==> run a <==
==> flow/design.v (excerpt) <==
module reuleaux(input logic clk, input logic rst_n, input logic [2:0] colour,
                input logic [7:0] centre_x, input logic [6:0] centre_y, input logic [7:0] diameter,
                input logic start, output logic done,
                output logic [7:0] vga_x, output logic [6:0] vga_y,
                output logic [2:0] vga_colour, output logic vga_plot);
     logic [7:0] offset_y;
     logic load_offset_y;
     logic reset_offset_y;
     logic [7:0] offset_x;
     logic load_offset_x;
     logic reset_offset_x;
     logic signed [9:0] crit;
     logic load_crit_a;
     logic load_crit_b;
     logic reset_crit;
     logic [7:0] c_x3;                                       
     assign c_x3 = centre_x;
     logic [6:0] c_y3;                                       
     logic [50:0] c_y3_temp;
     assign c_y3_temp = (centre_y - ((diameter * 30'b100010011010011010101001111101) / 30'b111011100110101100101000000000));
    logic [50:0] c_y3_temp_2;
    assign c_y3_temp_2 = c_y3_temp[50] ? -c_y3_temp : c_y3_temp;
     assign c_y3 = c_y3_temp_2[6:0];
     logic [7:0] c_x1;                                       
     assign c_x1 = (centre_x + diameter/8'b00000010);
     logic [6:0] c_y1;                                       
     logic [50:0] c_y1_temp; 
     assign c_y1_temp = (centre_y + ((diameter * 30'b010001001101001101010100111110) / 30'b111011100110101100101000000000));
     assign c_y1 = c_y1_temp[6:0];
     logic [7:0] c_x2;                                       
     logic [50:0] c_x2_temp;
     logic [50:0] c_x2_temp_2;
     assign c_x2_temp = (centre_x - diameter/8'b00000010);
     assign c_x2_temp_2 = c_x2_temp[50] ? -c_x2_temp : c_x2_temp;
     assign c_x2 = c_x2_temp_2[7:0];
  ...
clock: 54.3 ns
lec_check: 0
cap_margin: 20
cell_pad_in_sites_detail_placement: 1
core_aspect_ratio: 0.6
core_margin: 2
core_utilization: 48
cts_cluster_size: 56
gpl_routability_driven: 0
hold_slack_margin: 0.14
max_routing_layer: met5
min_routing_layer: met1
place_density_lb_addon: 0.12
slew_margin: 20
tns_end_percent: 15
run.sh (not shown) runs the stock make flow with config.mk's settings and CLKGATE_MAP_FILE=.
==> run b (differences from run a) <==
ABC_AREA = 1   (was default)
CELL_PAD_IN_SITES_DETAIL_PLACEMENT = default   (was 1)
CORE_ASPECT_RATIO = default   (was 0.6)
CORE_UTILIZATION = 70   (was 48)
CTS_CLUSTER_DIAMETER = 206   (was default)
CTS_CLUSTER_SIZE = 98   (was 56)
GPL_ROUTABILITY_DRIVEN = default   (was 0)
HOLD_SLACK_MARGIN = default   (was 0.14)
MAX_ROUTING_LAYER = default   (was met5)
MIN_ROUTING_LAYER = default   (was met1)
PLACE_DENSITY = 0.37   (was default)
PLACE_DENSITY_LB_ADDON = default   (was 0.12)
TNS_END_PERCENT = default   (was 15)
==> flow/constraint.sdc (replaced) <==
create_clock -name core_clock -period 34.8 [get_ports {clk}]
set_input_delay 6.9600 -clock core_clock [delete_from_list [all_inputs] [get_ports {clk}]]
set_output_delay 6.9600 -clock core_clock [all_outputs]
set_load 0.01 [all_outputs]
==> run c (differences from run a) <==
ABC_AREA = 1   (was default)
CELL_PAD_IN_SITES_GLOBAL_PLACEMENT = 1   (was default)
CORE_ASPECT_RATIO = default   (was 0.6)
CORE_MARGIN = 3   (was 2)
CORE_UTILIZATION = 65   (was 48)
CTS_CLUSTER_SIZE = default   (was 56)
HOLD_SLACK_MARGIN = default   (was 0.14)
MAX_ROUTING_LAYER = met4   (was met5)
MIN_ROUTING_LAYER = default   (was met1)
PLACE_DENSITY_LB_ADDON = default   (was 0.12)
SLEW_MARGIN = 15   (was 20)
TNS_END_PERCENT = default   (was 15)
==> flow/constraint.sdc (replaced) <==
create_clock -name core_clock -period 40.0 [get_ports {clk}]
set_input_delay 8.0000 -clock core_clock [delete_from_list [all_inputs] [get_ports {clk}]]
set_output_delay 8.0000 -clock core_clock [all_outputs]
set_load 0.01 [all_outputs]
==> run d (differences from run a) <==
CELL_PAD_IN_SITES_DETAIL_PLACEMENT = default   (was 1)
CORE_ASPECT_RATIO = 1.28   (was 0.6)
CORE_UTILIZATION = 64   (was 48)
CTS_CLUSTER_SIZE = default   (was 56)
HOLD_SLACK_MARGIN = 0.15   (was 0.14)
MAX_ROUTING_LAYER = default   (was met5)
MIN_ROUTING_LAYER = default   (was met1)
PLACE_DENSITY_LB_ADDON = default   (was 0.12)
TNS_END_PERCENT = 95   (was 15)
==> flow/constraint.sdc (replaced) <==
create_clock -name core_clock -period 40.1 [get_ports {clk}]
set_input_delay 8.0200 -clock core_clock [delete_from_list [all_inputs] [get_ports {clk}]]
set_output_delay 8.0200 -clock core_clock [all_outputs]
set_load 0.01 [all_outputs]
==> summary of the runs <==
Run a completed without violations. Run b passed the timing, design-rule and antenna checks. Run c stopped in global placement without I/O (3_1_place_gp_skip_io) (GPL-0301). Run d ran to the end with no violations.
In synthesized area, run a and run d do not differ.
In run b the synthesized cell count is larger than in run a, by about 35%.
Sequential share of layout area, highest first: run a, run d, run b.
Worst hold slack, highest first: run a, run d, run b.
Clock skew: run a < run d < run b.
Setup slack: run d is lower than run a (4.3 ns).
Against run b, the global-route usage of run a is lower by 5.3 points.
Via count: run b > run a > run d.
In flip-flop count, run b and run a do not differ.
==> figures <==
| metric | run d | run c | run b | run a |
|---|---|---|---|---|
| Layer carrying the most global-route usage | met2 | - | met2 | met1 |
| Register share after synthesis | 0.0230 | 0.0211 | 0.0211 | 0.0230 |
| Dominant class by area | multi-input combinational cells | - | multi-input combinational cells | multi-input combinational cells |
| Critical path capture point type | output pin | - | output pin | output pin |
| Fin Setup TNS | 0 ns | - | 0 ns | 0 ns |
| Cell with the biggest individual delay on the critical path | or4_4 | - | fa_1 | clkdlybuf4s50_1 |
| Met1 GRT Util | 0.457 | - | 0.526 | 0.591 |
| Die boundary height | 271 um | 250 um | 240 um | 215 um |
| Met3 WL | 9320 um | - | 12800 um | 20400 um |
| Result of the run | finished clean | did not finish | finished clean | finished clean |
| Failing step | - | global placement without I/O (3_1_place_gp_skip_io) | - | - |
| Final design area excluding fillers | 37800 um2 | - | 41200 um2 | 37400 um2 |
| Worst reg2reg setup slack | 35.93 ns | - | 29.64 ns | 49.68 ns |
| Total cells reported by yosys after synthesis | 4946 | 6665 | 6665 | 4946 |
| IO Count | 49 | - | 49 | 49 |
| Hold-fix buffers at CTS | 0 | - | 0 | 0 |
| Wire length the detailed router placed on met1 | 44900 um | - | 50900 um | 71800 um |
| Cell with the most instances after synthesis | ha_1 | nand2_1 | nand2_1 | ha_1 |
| Number of buffers and inverters on the critical path | 12 | - | 25 | 17 |
| Antenna diodes | 0 | - | 0 | 1 |
| Share of final layout cell area taken by clock buffers and inverters | 0.00434 | - | 0.00397 | 0.00391 |

---

==> inputs of 10-19 <==
Starting RTL as in the previous note.
// reuleaux
module reuleaux(input logic clk, input logic rst_n, input logic [2:0] colour,
                input logic [7:0] centre_x, input logic [6:0] centre_y, input logic [7:0] diameter,
                input logic start, output logic done,
                output logic [7:0] vga_x, output logic [6:0] vga_y,
                output logic [2:0] vga_colour, output logic vga_plot);
export LEC_CHECK = 0
export ABC_AREA = 1
export CAP_MARGIN = 20
export CORE_ASPECT_RATIO = 1.28
export CORE_MARGIN = 2
export CORE_UTILIZATION = 64
export CTS_CLUSTER_DIAMETER = 102
export GPL_ROUTABILITY_DRIVEN = 1
export HOLD_SLACK_MARGIN = 0.15
export SLEW_MARGIN = 20
export TNS_END_PERCENT = 95
create_clock -name core_clock -period 40.1 [get_ports {clk}]
==> 11-02 (differences from 10-19) <==
CORE_ASPECT_RATIO = default   (was 1.28)
CORE_UTILIZATION = 72   (was 64)
CTS_CLUSTER_DIAMETER = 393   (was 102)
GPL_ROUTABILITY_DRIVEN = default   (was 1)
HOLD_SLACK_MARGIN = default   (was 0.15)
PLACE_DENSITY = 0.4   (was default)
SETUP_SLACK_MARGIN = 3.51   (was default)
TNS_END_PERCENT = default   (was 95)
==> flow/constraint.sdc (replaced) <==
create_clock -name core_clock -period 15.3 [get_ports {clk}]
set_input_delay 3.0600 -clock core_clock [delete_from_list [all_inputs] [get_ports {clk}]]
set_output_delay 3.0600 -clock core_clock [all_outputs]
set_load 0.01 [all_outputs]
==> 02-01 (differences from 10-19) <==
ABC_AREA = default   (was 1)
CORE_ASPECT_RATIO = default   (was 1.28)
CORE_UTILIZATION = 71   (was 64)
CTS_CLUSTER_DIAMETER = default   (was 102)
CTS_CLUSTER_SIZE = 37   (was default)
GPL_ROUTABILITY_DRIVEN = default   (was 1)
HOLD_SLACK_MARGIN = default   (was 0.15)
MAX_ROUTING_LAYER = met4   (was default)
SETUP_SLACK_MARGIN = 5.0   (was default)
TNS_END_PERCENT = default   (was 95)
==> flow/constraint.sdc (replaced) <==
create_clock -name core_clock -period 34.7 [get_ports {clk}]
set_input_delay 6.9400 -clock core_clock [delete_from_list [all_inputs] [get_ports {clk}]]
set_output_delay 6.9400 -clock core_clock [all_outputs]
set_load 0.01 [all_outputs]
==> 09-04 (differences from 10-19) <==
ABC_AREA = default   (was 1)
CORE_ASPECT_RATIO = default   (was 1.28)
CORE_UTILIZATION = 40   (was 64)
CTS_CLUSTER_DIAMETER = default   (was 102)
GPL_ROUTABILITY_DRIVEN = default   (was 1)
HOLD_SLACK_MARGIN = default   (was 0.15)
TNS_END_PERCENT = default   (was 95)
==> flow/constraint.sdc (replaced) <==
create_clock -name core_clock -period 39.2 [get_ports {clk}]
set_input_delay 7.8400 -clock core_clock [delete_from_list [all_inputs] [get_ports {clk}]]
set_output_delay 7.8400 -clock core_clock [all_outputs]
set_load 0.01 [all_outputs]
==> comparison table <==
	11-02	09-04	10-19	02-01
Status	aborted with a tool error	no timing/DRC/antenna violations	no timing/DRC/antenna violations	failed layout checks
Stage where the flow stopped	clock tree synthesis (4_1_cts)	-	-	-
Violated checks	-	-	-	negative setup slack
Relative slew margins	-	0.259	0.224	0.121
Cts bufs inserted	-	5	5	5
Post-detailed-placement cell area	0.0506 mm2	0.0380 mm2	0.0400 mm2	0.0389 mm2
Compound-gate portion of the synthesized area	0.147	0.293	0.147	0.293
Count of hold buffers inserted by post-cts repair	-	0	0	0
Number of cells upsized or downsized after cts	-	7	0	280
Yosys Instances	6665	4946	6665	4946
Number of global-route vias before repair	-	35.3k	41.4k	40.1k
Non-Clock Buffer Area Fraction	-	0.0474	0.0211	0.104
Clock distribution area overhead in the final layout	-	0.00432	0.00408	0.00324
CP max-delay cell	-	sky130_fd_sc_hd__clkdlybuf4s50_1	sky130_fd_sc_hd__clkdlybuf4s50_1	sky130_fd_sc_hd__fa_1
Xor+xnor area frac	0.0753	0.122	0.0753	0.122
Total GRT Usage	-	0.269	0.406	0.505
Hold Crit Class	-	register to register	register to register	register to register
Clock tree from TritonCTS	-	built	built	built
Reg2reg end	-	smr.present_state[2]	rrc.crit[6]	rrc.crit[9]
Length in cells of the worst reg-to-reg path	-	15	14	18
Number of detailed-routing iterations run before antenna repair	-	6	19	22

---

==> inputs of wip/ember <==
reuleaux again, from the RTL that the note above started with.
clock: 26.9 ns
lec_check: 0
abc_area: 1
cap_margin: 5
cell_pad_in_sites_global_placement: 0
core_aspect_ratio: 1.11
core_margin: 2
core_utilization: 67
cts_cluster_diameter: 233
cts_cluster_size: 56
gpl_routability_driven: 1
gpl_timing_driven: 1
place_density: 0.6
setup_slack_margin: 5.0
slew_margin: 0
==> wip/garnet: changes against wip/ember <==
==> flow/config.mk (replaced) <==
export PLATFORM = sky130hd
export DESIGN_NAME = reuleaux
export DESIGN_NICKNAME = reuleaux
export VERILOG_FILES = /design/flow/design.v
export SDC_FILE = /design/flow/constraint.sdc
export NUM_CORES = 4
export LEC_CHECK = 0
export CAP_MARGIN = 20
export CORE_MARGIN = 2
export CORE_UTILIZATION = 40
export SLEW_MARGIN = 20
==> flow/constraint.sdc (replaced) <==
create_clock -name core_clock -period 31.2 [get_ports {clk}]
set_input_delay 6.2400 -clock core_clock [delete_from_list [all_inputs] [get_ports {clk}]]
set_output_delay 6.2400 -clock core_clock [all_outputs]
set_load 0.01 [all_outputs]
==> qor summary <==
metric	wip/garnet	wip/ember
Status	failed layout checks	aborted with a tool error
Stage where the flow stopped	-	global routing (5_1_grt)
Reasons for failing layout checks	setup timing	-
Count of cell types in the netlist	134	77
Mapped Nets	5665	7384
Post-synth mux share	0.0183	0.000258
Std-Cell Rows	109	93
Cell Area, Placed	0.0460 sq mm	0.0497 sq mm
Setup Slack @ Placement	-2.71 ns	-1.83 ns
Number of post-CTS setup repair buffers	102	124
Cts repair resizes	258	422
Die y size	302 um	258 um
Post-synthesis cell type with the largest instance count	ha_1	nand2_1
Chip area line of the yosys report	0.0356 sq mm	0.0388 sq mm
Width of the die	302 um	233 um
Placed Instances	7192	8622
Sequential-to-total area share from yosys stat	0.0230	0.0211
Share of synthesized cell area in and, or, nand and nor gates	0.222	0.388
Synthesized-area fraction occupied by adder cells	0.264	0.242
Area enclosed by the die boundary	0.0915 sq mm	0.0599 sq mm
Area share, top type	0.207	0.190
Post-synthesis compound-gate area fraction	0.293	0.147
Cell count listed in synth_stat.txt	4946	6665
Placer congestion estimate	0.962	1.24
Fp util	0.403	0.673
Post-Synthesis Mean Instance Area	7.20 sq um	5.83 sq um
Core area	0.0884 sq mm	0.0577 sq mm

---

==> inputs of 12-02 <==
Starting RTL as in the previous note.
Settings: LEC_CHECK=0, CAP_MARGIN=20, CORE_ASPECT_RATIO=0.5, CORE_MARGIN=2, CORE_UTILIZATION=58, CTS_CLUSTER_DIAMETER=396, CTS_CLUSTER_SIZE=98, GPL_ROUTABILITY_DRIVEN=0, HOLD_SLACK_MARGIN=-0.07, SETUP_SLACK_MARGIN=-0.19, SLEW_MARGIN=20, TNS_END_PERCENT=40; clock period 40.0 ns.
==> inputs of 07-21, as changes to 12-02 <==
CORE_ASPECT_RATIO = not set   (was 0.5)
CORE_MARGIN = 6   (was 2)
CORE_UTILIZATION = 40   (was 58)
CTS_CLUSTER_DIAMETER = not set   (was 396)
CTS_CLUSTER_SIZE = not set   (was 98)
HOLD_SLACK_MARGIN = not set   (was -0.07)
SETUP_SLACK_MARGIN = not set   (was -0.19)
TNS_END_PERCENT = not set   (was 40)
==> flow/constraint.sdc (replaced) <==
create_clock -name core_clock -period 23.0 [get_ports {clk}]
set_input_delay 4.6000 -clock core_clock [delete_from_list [all_inputs] [get_ports {clk}]]
set_output_delay 4.6000 -clock core_clock [all_outputs]
set_load 0.01 [all_outputs]
==> inputs of 01-04, as changes to 12-02 <==
CORE_ASPECT_RATIO = not set   (was 0.5)
CORE_UTILIZATION = 71   (was 58)
CTS_CLUSTER_DIAMETER = not set   (was 396)
CTS_CLUSTER_SIZE = 37   (was 98)
GPL_ROUTABILITY_DRIVEN = not set   (was 0)
HOLD_SLACK_MARGIN = not set   (was -0.07)
SETUP_SLACK_MARGIN = -2.0   (was -0.19)
TNS_END_PERCENT = not set   (was 40)
==> flow/constraint.sdc (replaced) <==
create_clock -name core_clock -period 32.7 [get_ports {clk}]
set_input_delay 6.5400 -clock core_clock [delete_from_list [all_inputs] [get_ports {clk}]]
set_output_delay 6.5400 -clock core_clock [all_outputs]
set_load 0.01 [all_outputs]
==> impl.org <==
#+TITLE: Synthesis and PnR summary

** Run status
- The flow ran to the end, but the layout failed its checks.
- A clean result was blocked by setup timing.

** STA
- The highest clock rate this design can be run at is 29.5 MHz.
- Setup ws final :: -1.20 ns
- Endpoints failing setup :: 2

** Route
- Detailed routing inserted a total of between 40k and 50k vias.
- Routed WL per cell :: around 21 µm

** Floorplan
- The die is ~230 µm wide.
[end of results for 01-04]
==> impl.org <==
#+TITLE: Synthesis and PnR summary

** Run status
- The run finished with no timing, DRC or antenna violations.

** Worst setup path
- Data on the critical path arrives at its endpoint at 30.95 ns.
- According to the timing report, the data required time at the worst endpoint equals between 30 and 40 ns.
- Per the timing report, the most critical flop-to-flop path finishes at rrc.crit[9].
- Worst r2r path cells :: 18
- Worst R2R Start :: rroy.offset_y[0]

** Logic synthesis
- Library cell with the largest summed area after synthesis :: sky130_fd_sc_hd__ha_1
- Of the total synthesized cell area, the portion taken by AND, OR, NAND and NOR gates is 0.222.
- Top cells by area :: sky130_fd_sc_hd__ha_1 21%, sky130_fd_sc_hd__xnor2_1 7.6%, sky130_fd_sc_hd__a21oi_1 5.9%, sky130_fd_sc_hd__fa_1 5.6%, sky130_fd_sc_hd__nor2_1 5.4%
- By area, the combinational part of the netlist is dominated by AND-OR/OR-AND gates.

** CTS
- Buffers inserted to repair hold after CTS numbered 0.

** Floorplan
- At the floorplan stage, the core utilization is reported as 0.585.
- Per the OpenROAD floorplan log, the width of the die is about 350 µm.

** Route
- Vias after detailed routing :: 38.3k

** STA
- Across all setup checks in the final design, the least slack found is between 1 and 1.5 ns.
- Endpoints failing setup :: 0

** Finish
- Registers represent a cell area share of 0.0217.
[end of results for 12-02]
==> impl.org <==
#+TITLE: Synthesis and PnR summary

** Route
- For this block, the via count after detailed routing is 44.3k.
- For this sky-water flow run, the detailed-routed wirelength per cell is reported as 19.3 µm.
- Iteration-0 DRC Markers :: 3,513

** Run status
- Status :: complete, but fails checks
- SO Faults :: setup timing

** Worst setup path
- In this run the number of cells on the critical path is slightly below 100.

** Finish
- Count of flip-flops and latches :: 32

** STA
- Derived from the worst setup path, the maximum achievable clock frequency is around 35 MHz.
- Endpoints failing setup :: 8
- After layout, the worst setup slack is -5.34 ns.

** CTS
- TritonCTS built the clock tree.

** Floorplan
- Die Width :: ~310 µm
[end of results for 07-21]
